==> inputs of raven <==
// LASER
module LASER (
    input CLK,
    input RST,
    input [3:0] X,
    input [3:0] Y,
    output reg [3:0] C1X,
    output reg [3:0] C1Y,
    output reg [3:0] C2X,
    output reg [3:0] C2Y,
    output reg DONE);
clock: 9.85 ns
lec_check: 0
abc_area: 0
cap_margin: 0
cell_pad_in_sites_detail_placement: 0
core_margin: 9
core_utilization: 23
cts_cluster_diameter: 90
gpl_routability_driven: 0
gpl_timing_driven: 1
hold_slack_margin: 0.14
max_routing_layer: met4
min_routing_layer: met2
place_density_lb_addon: 0.02
setup_slack_margin: 2.19
slew_margin: 30
tns_end_percent: 70
run.sh (not shown) runs the stock make flow with config.mk's settings and CLKGATE_MAP_FILE=.
==> lagoon: changes against raven <==
- ABC_AREA: 0 -> not set
- CAP_MARGIN: 0 -> 20
- CELL_PAD_IN_SITES_DETAIL_PLACEMENT: 0 -> not set
- CORE_MARGIN: 9 -> 2
- CORE_UTILIZATION: 23 -> 31
- CTS_CLUSTER_DIAMETER: 90 -> not set
- GPL_ROUTABILITY_DRIVEN: 0 -> not set
- GPL_TIMING_DRIVEN: 1 -> not set
- HOLD_SLACK_MARGIN: 0.14 -> not set
- MAX_ROUTING_LAYER: met4 -> not set
- MIN_ROUTING_LAYER: met2 -> not set
- PLACE_DENSITY_LB_ADDON: 0.02 -> not set
- SETUP_SLACK_MARGIN: 2.19 -> not set
- SLEW_MARGIN: 30 -> 20
- TNS_END_PERCENT: 70 -> not set
==> flow/constraint.sdc (replaced) <==
create_clock -name core_clock -period 7.55 [get_ports {CLK}]
set_input_delay 1.5100 -clock core_clock [delete_from_list [all_inputs] [get_ports {CLK}]]
set_output_delay 1.5100 -clock core_clock [all_outputs]
set_load 0.01 [all_outputs]
==> fjord: changes against raven <==
- ABC_AREA: 0 -> 1
- CAP_MARGIN: 0 -> 20
- CELL_PAD_IN_SITES_DETAIL_PLACEMENT: 0 -> not set
- CORE_MARGIN: 9 -> 2
- CORE_UTILIZATION: 23 -> 72
- CTS_CLUSTER_DIAMETER: 90 -> not set
- GPL_ROUTABILITY_DRIVEN: 0 -> not set
- GPL_TIMING_DRIVEN: 1 -> not set
- HOLD_SLACK_MARGIN: 0.14 -> not set
- MAX_ROUTING_LAYER: met4 -> not set
- MIN_ROUTING_LAYER: met2 -> not set
- PLACE_DENSITY_LB_ADDON: 0.02 -> not set
- SETUP_SLACK_MARGIN: 2.19 -> not set
- SLEW_MARGIN: 30 -> 20
- TNS_END_PERCENT: 70 -> not set
==> flow/constraint.sdc (replaced) <==
create_clock -name core_clock -period 7.55 [get_ports {CLK}]
set_input_delay 1.5100 -clock core_clock [delete_from_list [all_inputs] [get_ports {CLK}]]
set_output_delay 1.5100 -clock core_clock [all_outputs]
set_load 0.01 [all_outputs]
==> violet: changes against raven <==
- ABC_AREA: 0 -> 1
- CAP_MARGIN: 0 -> 20
- CELL_PAD_IN_SITES_DETAIL_PLACEMENT: 0 -> not set
- CORE_MARGIN: 9 -> 2
- CORE_UTILIZATION: 23 -> 40
- CTS_CLUSTER_DIAMETER: 90 -> not set
- CTS_CLUSTER_SIZE: not set -> 40
- GPL_TIMING_DRIVEN: 1 -> 0
- HOLD_SLACK_MARGIN: 0.14 -> not set
- MIN_ROUTING_LAYER: met2 -> not set
- PLACE_DENSITY_LB_ADDON: 0.02 -> 0.2
- SETUP_SLACK_MARGIN: 2.19 -> -0.06
- SLEW_MARGIN: 30 -> 20
- TNS_END_PERCENT: 70 -> not set
==> flow/constraint.sdc (replaced) <==
create_clock -name core_clock -period 10.0 [get_ports {CLK}]
set_input_delay 2.0000 -clock core_clock [delete_from_list [all_inputs] [get_ports {CLK}]]
set_output_delay 2.0000 -clock core_clock [all_outputs]
set_load 0.01 [all_outputs]
==> qor summary <==
Outcome: raven no timing/DRC/antenna violations; lagoon no timing/DRC/antenna violations; fjord no timing/DRC/antenna violations; violet no timing/DRC/antenna violations
PostCTS Resize Cnt: raven 10; lagoon 0; fjord 0; violet 0
Int Pwr: raven 4.641 mW; lagoon 5.963 mW; fjord 5.551 mW; violet 4.186 mW
Count of vias placed by the detailed router: raven 14540; lagoon 10700; fjord 13760; violet 12340
Final-layout non-clock buffer area share: raven 1.961%; lagoon 2.257%; fjord 1.789%; violet 2.373%
Iteration count of the initial detailed-routing pass: raven 7; lagoon 5; fjord 9; violet 5
Total combinational power: raven 2.43 mW; lagoon 2.89 mW; fjord 3.09 mW; violet 2.12 mW
End of the worst hold path: raven valid_pts_Y_cir_buf[37][1]$_DFFE_PP_; lagoon valid_pts_Y_cir_buf[22][0]$_DFFE_PP_; fjord valid_pts_Y_cir_buf[32][3]$_DFFE_PP_; violet valid_pts_Y_cir_buf[36][1]$_DFFE_PP_
Worst rel slew slack: raven 39.38%; lagoon 24.50%; fjord 44.97%; violet 29.13%
Leakage power total: raven 7.310 nW; lagoon 7.272 nW; fjord 8.847 nW; violet 8.884 nW
Pin count of the biggest net entering global routing: raven 156; lagoon 186; fjord 108; violet 64
Placed Cells: raven 2409; lagoon 2145; fjord 2161; violet 2447
Capture point of the worst reg-to-reg path: raven best_Num_ff[3]$_SDFFE_PP0P_; lagoon best_Num_ff[2]$_SDFFE_PP0P_; fjord bestC1X_ff[0]$_SDFFE_PP0P_; violet bestC2X_ff[0]$_SDFFE_PP0P_
Worst hold slack across all endpoints: raven 407.4 ps; lagoon 402.0 ps; fjord 412.1 ps; violet 408.1 ps
Required time worst endpoint: raven 10300 ps; lagoon 7960 ps; fjord 7980 ps; violet 10480 ps
Synthesized Nets: raven 1492; lagoon 1492; fjord 1924; violet 1924
Crit share post-route: raven 71.68%; lagoon 93.01%; fjord 94.09%; violet 71.27%

* * *

==> v34 <==
LASER again, from the RTL that the note above started with.
clock: 9.85 ns
lec_check: 0
abc_area: 1
cap_margin: 0
cell_pad_in_sites_detail_placement: 1
core_margin: 4
core_utilization: 23
cts_cluster_diameter: 129
gpl_timing_driven: 0
hold_slack_margin: 0.14
max_routing_layer: met4
min_routing_layer: met2
place_density_lb_addon: 0.02
slew_margin: 30
tns_end_percent: 70
==> v38 (differences from v34) <==
Settings changed: CAP_MARGIN 0 to 20, CELL_PAD_IN_SITES_DETAIL_PLACEMENT 1 to default, CORE_ASPECT_RATIO from default to 0.78, CORE_MARGIN 4 to 9, CORE_UTILIZATION 23 to 40, CTS_CLUSTER_DIAMETER 129 to default, CTS_CLUSTER_SIZE from default to 40, GPL_ROUTABILITY_DRIVEN from default to 0, HOLD_SLACK_MARGIN 0.14 to default, MIN_ROUTING_LAYER met2 to default, PLACE_DENSITY_LB_ADDON 0.02 to 0.2, SETUP_SLACK_MARGIN from default to -0.06, SLEW_MARGIN 30 to 20, TNS_END_PERCENT 70 to default.
==> flow/constraint.sdc (replaced) <==
create_clock -name core_clock -period 10.0 [get_ports {CLK}]
set_input_delay 2.0000 -clock core_clock [delete_from_list [all_inputs] [get_ports {CLK}]]
set_output_delay 2.0000 -clock core_clock [all_outputs]
set_load 0.01 [all_outputs]
==> notes <==
Against v34, the clock power of v38 is smaller by about 20%. In v34 the clock skew is higher than in v38, by 6.9 ps. Between v38 and v34, the lower first-iteration DRC count is in v38 (gap about 23%, measured against v34). Against v38, the sequential share of layout area of v34 is lower by 2.3 points. Of v34 and v38, v38 has the higher core utilization (gap 18 points). Sequential cell count is the same in v38 and v34. Between v38 and v34, the lower wire length is in v38 (gap about 20%, measured against v34). Of v34 and v38, v38 has the higher register-to-register slack (gap 790 ps). Against v34, the cell count of v38 is smaller by about 16%. Against v38, the non-clock buffer count of v34 is higher by 1.

* * *

==> xenon <==
==> flow/design.v <==
module LASER (
    input CLK,
    input RST,
    input [3:0] X,
    input [3:0] Y,
    output reg [3:0] C1X,
    output reg [3:0] C1Y,
    output reg [3:0] C2X,
    output reg [3:0] C2Y,
    output reg DONE);
  parameter DATA_WIDTH      = 4;
  parameter VALID_POINT_NUM = 40;
  parameter VALID_POINT_NUM_BY_FOUR = 10;
  parameter ITER_NUM        = 4;
  parameter VALID_PTS_WIDTH       = 6;
  parameter RADIUS = 4;
  integer idx,depth;
  reg[6:0] currentState, nextState;
  localparam IDLE         = 7'b0000001;
  localparam RD_DATA      = 7'b0000010;
  localparam FIRST_TRY_C1 = 7'b0000100;
  localparam FIND_C2      = 7'b0001000;
  localparam FIND_C1      = 7'b0010000;
  localparam EVAL         = 7'b0100000;
  localparam FINISH         = 7'b1000000;
  wire state_IDLE         = currentState[0];
  wire state_RD_DATA      = currentState[1];
  wire state_FIRST_TRY_C1 = currentState[2];
  wire state_FIND_C2      = currentState[3];
  wire state_FIND_C1      = currentState[4];
  wire state_EVAL         = currentState[5];
  wire state_DONE         = currentState[6];
  reg[5:0] valid_pts_cnt;
  reg[DATA_WIDTH-1:0] row_ptr,col_ptr;
  reg[2:0] iters_cnt ;
  wire[1:0] rd_data_in_switch = valid_pts_cnt[1:0];
  reg[VALID_PTS_WIDTH-1:0] curr_valid_Num_acc_ff;
  reg[VALID_PTS_WIDTH-1:0] best_Num_ff;
  reg[DATA_WIDTH-1:0] bestC1X_ff,bestC1Y_ff,bestC2X_ff,bestC2Y_ff;
  reg[DATA_WIDTH-1:0] valid_pts_X_cir_buf[0:VALID_POINT_NUM_BY_FOUR-1][0:3];
  reg[DATA_WIDTH-1:0] valid_pts_Y_cir_buf[0:VALID_POINT_NUM_BY_FOUR-1][0:3];
  reg [VALID_PTS_WIDTH-1:0] det_inside_C1;
  reg [VALID_PTS_WIDTH-1:0] det_inside_C2;
  reg [VALID_PTS_WIDTH-1:0] curr_valid_Num_acc_wr;
  wire[3:0] pt_is_in;
  wire[DATA_WIDTH-1:0] current_validX1 = valid_pts_X_cir_buf[VALID_POINT_NUM_BY_FOUR-1][0];
  wire[DATA_WIDTH-1:0] current_validY1 = valid_pts_Y_cir_buf[VALID_POINT_NUM_BY_FOUR-1][0];
  wire[DATA_WIDTH-1:0] current_validX2 = valid_pts_X_cir_buf[VALID_POINT_NUM_BY_FOUR-1][1];
  wire[DATA_WIDTH-1:0] current_validY2 = valid_pts_Y_cir_buf[VALID_POINT_NUM_BY_FOUR-1][1];
  wire[DATA_WIDTH-1:0] current_validX3 = valid_pts_X_cir_buf[VALID_POINT_NUM_BY_FOUR-1][2];
  wire[DATA_WIDTH-1:0] current_validY3 = valid_pts_Y_cir_buf[VALID_POINT_NUM_BY_FOUR-1][2];
  wire[DATA_WIDTH-1:0] current_validX4 = valid_pts_X_cir_buf[VALID_POINT_NUM_BY_FOUR-1][3];
  wire[DATA_WIDTH-1:0] current_validY4 = valid_pts_Y_cir_buf[VALID_POINT_NUM_BY_FOUR-1][3];
  wire rd_data_done_f        = valid_pts_cnt == (VALID_POINT_NUM-1) && state_RD_DATA;
  wire valid_pts_traversed_f = valid_pts_cnt == (VALID_POINT_NUM_BY_FOUR-1) &&
       (state_FIND_C1 || state_FIND_C2 || state_FIRST_TRY_C1) ;
  wire first_try_done_f      = row_ptr == 15 && col_ptr == 15
       && state_FIRST_TRY_C1 && valid_pts_traversed_f;
  wire find_C2_done_f      = row_ptr == 15 && col_ptr == 15 && state_FIND_C2;
  wire find_C1_done_f      = row_ptr == 15 && col_ptr == 15 && state_FIND_C1;
  wire value_converged_f   = curr_valid_Num_acc_ff == best_Num_ff && state_EVAL;
  wire iters_done_f        = iters_cnt == ITER_NUM-1;
  always @(posedge CLK)
  begin
    if(RST)
    begin
      currentState <= RD_DATA;
    end
    else
    begin
      currentState <= nextState;
    end
  end
  always @(*)
  begin
    case (currentState)
      IDLE    :
      begin
        nextState            = RD_DATA;
      end
      RD_DATA :
      begin
        nextState            = rd_data_done_f   ? FIRST_TRY_C1 : RD_DATA;
      end
      FIRST_TRY_C1 :
      begin
        nextState            = first_try_done_f ? FIND_C2 : FIRST_TRY_C1;
      end
      FIND_C2 :
      begin
        nextState            = find_C2_done_f ? FIND_C1 : FIND_C2;
      end
      FIND_C1 :
      begin
        nextState            =  find_C1_done_f ? EVAL : FIND_C1;
      end
      EVAL    :
      begin
        nextState            = (iters_done_f || value_converged_f) ? FINISH:FIND_C2;
      end
      FINISH    :
      begin
        nextState            = IDLE;
      end
      default :
      begin
        nextState            = IDLE;
      end
    endcase
  end
  always @(posedge CLK)
  begin
    if(RST)
    begin
      row_ptr <= 0;
      col_ptr <= 0;
    end
    else if(state_IDLE || currentState != nextState)
    begin
      row_ptr <= 0;
      col_ptr <= 0;
    end
    else
    begin
      if(first_try_done_f || find_C1_done_f || find_C2_done_f)
      begin
        row_ptr  <= 0;
        col_ptr  <= 0;
      end
      else
      begin
        row_ptr  <= (col_ptr == 15) && valid_pts_traversed_f ?
                 row_ptr+1 : row_ptr ;
        col_ptr  <= valid_pts_traversed_f ?
                 ((col_ptr==15) ? 0 :col_ptr+1) : col_ptr;
      end
    end
  end
  always @(posedge CLK)
  begin
    if(RST)
    begin
      valid_pts_cnt <= 0;
    end
    else if(state_IDLE || currentState != nextState || valid_pts_traversed_f)
    begin
      valid_pts_cnt <= 0;
    end
    else if(state_RD_DATA)
    begin
      valid_pts_cnt <= valid_pts_cnt + 1;
    end
    else if(state_FIND_C1 || state_FIND_C2 || state_FIRST_TRY_C1)
    begin
      valid_pts_cnt <= valid_pts_cnt + 1;
    end
    else
    begin
      valid_pts_cnt <= valid_pts_cnt;
    end
  end
  always @(posedge CLK)
  begin
    if(RST)
    begin
      iters_cnt <= 0;
    end
    else if(state_IDLE)
    begin
      iters_cnt <= 0;
    end
    else if(find_C1_done_f)
    begin
      iters_cnt <= iters_cnt + 1;
    end
    else
    begin
      ;
    end
  end
  always @(posedge CLK)
  begin
    if(state_RD_DATA)
    begin
      for ( depth = 0 ; depth < 4 ; depth = depth + 1)
        for(idx = 1 ; idx < VALID_POINT_NUM_BY_FOUR ; idx = idx+1)
        begin
          if(rd_data_in_switch==2'b00)
          begin
            valid_pts_X_cir_buf[idx][depth] <= valid_pts_X_cir_buf[idx-1][depth];
            valid_pts_Y_cir_buf[idx][depth] <= valid_pts_Y_cir_buf[idx-1][depth];
          end
        end
      case(rd_data_in_switch)
        2'b00:
        begin
          valid_pts_X_cir_buf[0][0] <= X;
          valid_pts_Y_cir_buf[0][0] <= Y;
        end
        2'b01:
        begin
          valid_pts_X_cir_buf[0][1] <= X;
          valid_pts_Y_cir_buf[0][1] <= Y;
        end
        2'b10:
        begin
          valid_pts_X_cir_buf[0][2] <= X;
          valid_pts_Y_cir_buf[0][2] <= Y;
        end
        2'b11:
        begin
          valid_pts_X_cir_buf[0][3] <= X;
          valid_pts_Y_cir_buf[0][3] <= Y;
        end
        default:
        begin
          valid_pts_X_cir_buf[0][0] <= 0;
          valid_pts_Y_cir_buf[0][0] <= 0;
        end
      endcase
    end
    else if((state_FIND_C1 || state_FIRST_TRY_C1 || state_FIND_C2))
    begin
      for(depth = 0 ;depth < 4 ; depth= depth + 1)
        for(idx = 1 ; idx < VALID_POINT_NUM_BY_FOUR ; idx = idx+1)
        begin
          valid_pts_X_cir_buf[idx][depth] <= valid_pts_X_cir_buf[idx-1][depth];
          valid_pts_Y_cir_buf[idx][depth] <= valid_pts_Y_cir_buf[idx-1][depth];
          valid_pts_X_cir_buf[0][depth] <= valid_pts_X_cir_buf[VALID_POINT_NUM_BY_FOUR-1][depth];
          valid_pts_Y_cir_buf[0][depth] <= valid_pts_Y_cir_buf[VALID_POINT_NUM_BY_FOUR-1][depth];
        end
    end
    else
    begin
      ;
    end
  end
  always @(posedge CLK)
  begin
    if(RST)
    begin
      bestC1X_ff <= 0;
      bestC1Y_ff <= 0;
      bestC2X_ff <= 0;
      bestC2Y_ff <= 0;
      best_Num_ff <= 0;
    end
    else if(state_IDLE)
    begin
      bestC1X_ff <= 0;
      bestC1Y_ff <= 0;
      bestC2X_ff <= 0;
      bestC2Y_ff <= 0;
      best_Num_ff <= 0;
    end
    else if(state_FIRST_TRY_C1 || state_FIND_C1)
    begin
      if(curr_valid_Num_acc_wr >= best_Num_ff)
      begin
        bestC1X_ff <= col_ptr;
        bestC1Y_ff <= row_ptr;
        best_Num_ff <= curr_valid_Num_acc_wr;
      end
      else
      begin
        ;
      end
    end
    else if(state_FIND_C2)
    begin
      if(curr_valid_Num_acc_wr >= best_Num_ff)
      begin
        bestC2X_ff <= col_ptr;
        bestC2Y_ff <= row_ptr;
        best_Num_ff <= curr_valid_Num_acc_wr;
      end
      else
      begin
        ;
      end
    end
    else
    begin
      bestC1X_ff <= bestC1X_ff;
      bestC1Y_ff <= bestC1Y_ff;
      bestC2X_ff <= bestC2X_ff;
      bestC2Y_ff <= bestC2Y_ff;
      best_Num_ff <= best_Num_ff;
    end
  end
  always @(posedge CLK)
  begin
    if(RST)
    begin
      C1X <= 0;
      C1Y <= 0;
      C2X <= 0;
      C2Y <= 0;
      DONE <= 0;
    end
    else if(state_IDLE)
    begin
      C1X <= 0;
      C1Y <= 0;
      C2X <= 0;
      C2Y <= 0;
      DONE <= 0;
    end
    else if(state_DONE)
    begin
      C1X <= bestC1X_ff;
      C1Y <= bestC1Y_ff;
      C2X <= bestC2X_ff;
      C2Y <= bestC2Y_ff;
      DONE <= 1;
    end
    else
    begin
      ;
    end
  end
  reg[DATA_WIDTH-1:0] C1_Xin;
  reg[DATA_WIDTH-1:0] C1_Yin;
  wire[DATA_WIDTH-1:0] C1_Xin_feed = C1_Xin;
  wire[DATA_WIDTH-1:0] C1_Yin_feed = C1_Yin;
  reg[DATA_WIDTH-1:0] C2_Xin;
  reg[DATA_WIDTH-1:0] C2_Yin;
  wire[DATA_WIDTH-1:0] C2_Xin_feed = C2_Xin;
  wire[DATA_WIDTH-1:0] C2_Yin_feed = C2_Yin;
  always @(*)
  begin:DET_IN_INPUTS
    if(state_FIRST_TRY_C1)
    begin
      C1_Xin = col_ptr;
      C1_Yin = row_ptr;
      C2_Xin = col_ptr;
      C2_Yin = row_ptr;
    end
    else if(state_FIND_C1)
    begin
      C1_Xin = col_ptr;
      C1_Yin = row_ptr;
      C2_Xin = bestC2X_ff;
      C2_Yin = bestC2Y_ff;
    end
    else if(state_FIND_C2)
    begin
      C1_Xin = bestC1X_ff;
      C1_Yin = bestC1Y_ff;
      C2_Xin = col_ptr;
      C2_Yin = row_ptr;
    end
    else
    begin
      C1_Xin = 0;
      C1_Yin = 0;
      C2_Xin = 0;
      C2_Yin = 0;
    end
  end
  always @(posedge CLK )
  begin
    if(RST)
    begin
      curr_valid_Num_acc_ff <= 0;
    end
    else if(state_IDLE || valid_pts_traversed_f||currentState!=nextState)
    begin
      curr_valid_Num_acc_ff <= 0;
    end
    else if(state_FIND_C1 || state_FIND_C2 || state_FIRST_TRY_C1)
    begin
      curr_valid_Num_acc_ff <= curr_valid_Num_acc_wr;
    end
    else
    begin
      curr_valid_Num_acc_ff <= curr_valid_Num_acc_ff;
    end
  end
  always @(*)
  begin
    curr_valid_Num_acc_wr = (pt_is_in[0] + pt_is_in[1]) + (pt_is_in[2] +pt_is_in[3])
                          + curr_valid_Num_acc_ff;
  end
  det_inside
    #(
      .RADIUS (RADIUS )
    )
    u_det_inside0(
      .circle1X (C1_Xin_feed ),
      .circle1Y (C1_Yin_feed ),
      .circle2X (C2_Xin_feed ),
      .circle2Y (C2_Yin_feed ),
      .validX   (current_validX1),
      .validY   (current_validY1),
      .pt_is_in (pt_is_in[0] )
    );
  det_inside
    #(
      .RADIUS (RADIUS )
    )
    u_det_inside1(
      .circle1X (C1_Xin_feed ),
      .circle1Y (C1_Yin_feed ),
      .circle2X (C2_Xin_feed ),
      .circle2Y (C2_Yin_feed ),
      .validX   (current_validX2),
      .validY   (current_validY2),
      .pt_is_in (pt_is_in[1] )
    );
  det_inside
    #(
      .RADIUS (RADIUS )
    )
    u_det_inside2(
      .circle1X (C1_Xin_feed ),
      .circle1Y (C1_Yin_feed ),
      .circle2X (C2_Xin_feed ),
      .circle2Y (C2_Yin_feed ),
      .validX   (current_validX3   ),
      .validY   (current_validY3  ),
      .pt_is_in (pt_is_in[2] )
    );
  det_inside
    #(
      .RADIUS (RADIUS )
    )
    u_det_inside3(
      .circle1X (C1_Xin_feed ),
      .circle1Y (C1_Yin_feed ),
      .circle2X (C2_Xin_feed ),
      .circle2Y (C2_Yin_feed ),
      .validX   (current_validX4   ),
      .validY   (current_validY4   ),
      .pt_is_in (pt_is_in[3] )
    );
endmodule
module det_inside(input[3:0] circle1X,
                    input[3:0] circle1Y,
                    input[3:0] circle2X,
                    input[3:0] circle2Y,
                    input[3:0] validX,
                    input[3:0] validY,
                    output pt_is_in);
  parameter RADIUS = 4;
  reg det_inside_C1,det_inside_C2;
  wire signed[4:0] dispC1X = validX - circle1X;
  reg[3:0] absDispC1X;
  wire signed[4:0] dispC1Y = validY - circle1Y;
  reg[3:0] absDispC1Y;
  wire signed[4:0] dispC2X = validX - circle2X;
  reg[3:0] absDispC2X;
  wire signed[4:0] dispC2Y = validY - circle2Y;
  reg[3:0] absDispC2Y;
  always @(*)
  begin: absoulute
    if(dispC1X > 0)
    begin
      absDispC1X = dispC1X;
    end
    else
    begin
      absDispC1X = ~dispC1X+1;
    end
    if(dispC1Y > 0)
    begin
      absDispC1Y = dispC1Y;
    end
    else
    begin
      absDispC1Y = ~dispC1Y+1;
    end
    if(dispC2X > 0)
    begin
      absDispC2X = dispC2X;
    end
    else
    begin
      absDispC2X = ~dispC2X+1;
    end
    if(dispC2Y > 0)
    begin
      absDispC2Y = dispC2Y;
    end
    else
    begin
      absDispC2Y = ~dispC2Y+1;
    end
  end
  always@(*)
  begin: DET_INSIDE
    det_inside_C1 = ((absDispC1X == RADIUS) && (absDispC1Y == 0))
                  || ((absDispC1X == 0) && (absDispC1Y == RADIUS))
                  || (((absDispC1X <= RADIUS - 1) && (absDispC1Y <= RADIUS - 1))
                      && ~((absDispC1X == RADIUS - 1) && (absDispC1Y == RADIUS - 1)));
    det_inside_C2 = ((absDispC2X == RADIUS) && (absDispC2Y == 0))
                  || ((absDispC2X == 0) && (absDispC2Y == RADIUS))
                  || (((absDispC2X <= RADIUS - 1) && (absDispC2Y <= RADIUS - 1))
                      && ~((absDispC2X == RADIUS - 1) && (absDispC2Y == RADIUS - 1)));
  end
  assign pt_is_in = det_inside_C1 || det_inside_C2;
endmodule
==> flow/run.sh <==
#!/bin/bash
# the make line also repeats each setting of config.mk as NAME=value (left out here)
make -C /OpenROAD-flow-scripts/flow DESIGN_CONFIG=/design/flow/config.mk WORK_HOME=/design/flow/orfs CLKGATE_MAP_FILE= finish
==> flow/config.mk <==
export PLATFORM = sky130hd
export DESIGN_NAME = LASER
export DESIGN_NICKNAME = LASER
export VERILOG_FILES = /design/flow/design.v
export SDC_FILE = /design/flow/constraint.sdc
export NUM_CORES = 4
export LEC_CHECK = 0
export ABC_AREA = 1
export CAP_MARGIN = 20
export CORE_MARGIN = 2
export CORE_UTILIZATION = 70
export PLACE_DENSITY_LB_ADDON = 0.13
export SETUP_SLACK_MARGIN = -0.18
export SLEW_MARGIN = 20
==> flow/constraint.sdc <==
create_clock -name core_clock -period 5.4 [get_ports {CLK}]
set_input_delay 1.0800 -clock core_clock [delete_from_list [all_inputs] [get_ports {CLK}]]
set_output_delay 1.0800 -clock core_clock [all_outputs]
set_load 0.01 [all_outputs]
==> inputs of juniper, as changes to xenon <==
--- a/flow/config.mk
+++ b/flow/config.mk
@@ -9,6 +9,5 @@
 export CAP_MARGIN = 20
 export CORE_MARGIN = 2
-export CORE_UTILIZATION = 70
-export PLACE_DENSITY_LB_ADDON = 0.13
-export SETUP_SLACK_MARGIN = -0.18
+export CORE_UTILIZATION = 67
+export CTS_CLUSTER_SIZE = 15
 export SLEW_MARGIN = 20
==> flow/constraint.sdc (replaced) <==
create_clock -name core_clock -period 3.51 [get_ports {CLK}]
set_input_delay 0.7020 -clock core_clock [delete_from_list [all_inputs] [get_ports {CLK}]]
set_output_delay 0.7020 -clock core_clock [all_outputs]
set_load 0.01 [all_outputs]
==> tab_implementation.tex <==
% Table of physical implementation metrics
\begin{tabular}{lr}
\hline
Metric & Value \\
\hline
\multicolumn{2}{l}{\textbf{Power and ir drop}} \\
\quad Relative contribution of sequential cells to total power & 0.367 \\
\quad Internal portion of total power & 0.0136 W \\
\quad Total power divided by cell area & 936 nW/um\^{}2 \\
\multicolumn{2}{l}{\textbf{Timing}} \\
\quad Setup slack of the critical path after layout & -2.16 ns \\
\quad Number of setup violations in the final report & 28 \\
\multicolumn{2}{l}{\textbf{Layout}} \\
\quad Layout inverter count without the clock tree & around 260 \\
\quad Non-clock buffer count & 340 \\
\multicolumn{2}{l}{\textbf{Outcome}} \\
\quad Status & failed layout checks \\
\quad Layout violations & setup timing \\
\multicolumn{2}{l}{\textbf{Routing}} \\
\quad Vias post-DR & 15300 \\
\multicolumn{2}{l}{\textbf{Clocking}} \\
\quad Worst-skew pair later-pin latency & 0.53 ns \\
\multicolumn{2}{l}{\textbf{Critical path}} \\
\quad Critical path arrival & $\sim$6 ns \\
\hline
\end{tabular}
the above is filed under juniper

==> tab_implementation.tex <==
% Table of physical implementation metrics
\begin{tabular}{lr}
\hline
Metric & Value \\
\hline
\multicolumn{2}{l}{\textbf{Timing}} \\
\quad Setup slack of the critical path after layout & -0.513 ns \\
\quad Number of setup violations in the final report & 22 \\
\multicolumn{2}{l}{\textbf{Outcome}} \\
\quad Layout violations & setup timing \\
\quad Status & failed layout checks \\
\multicolumn{2}{l}{\textbf{Routing}} \\
\quad Vias post-DR & 15200 \\
\multicolumn{2}{l}{\textbf{Power and ir drop}} \\
\quad Relative contribution of sequential cells to total power & 0.388 \\
\multicolumn{2}{l}{\textbf{Critical path}} \\
\quad Critical path arrival & roughly 6.3 ns \\
\hline
\end{tabular}
the above is filed under xenon

Power is estimated from default activity; no workload was simulated.
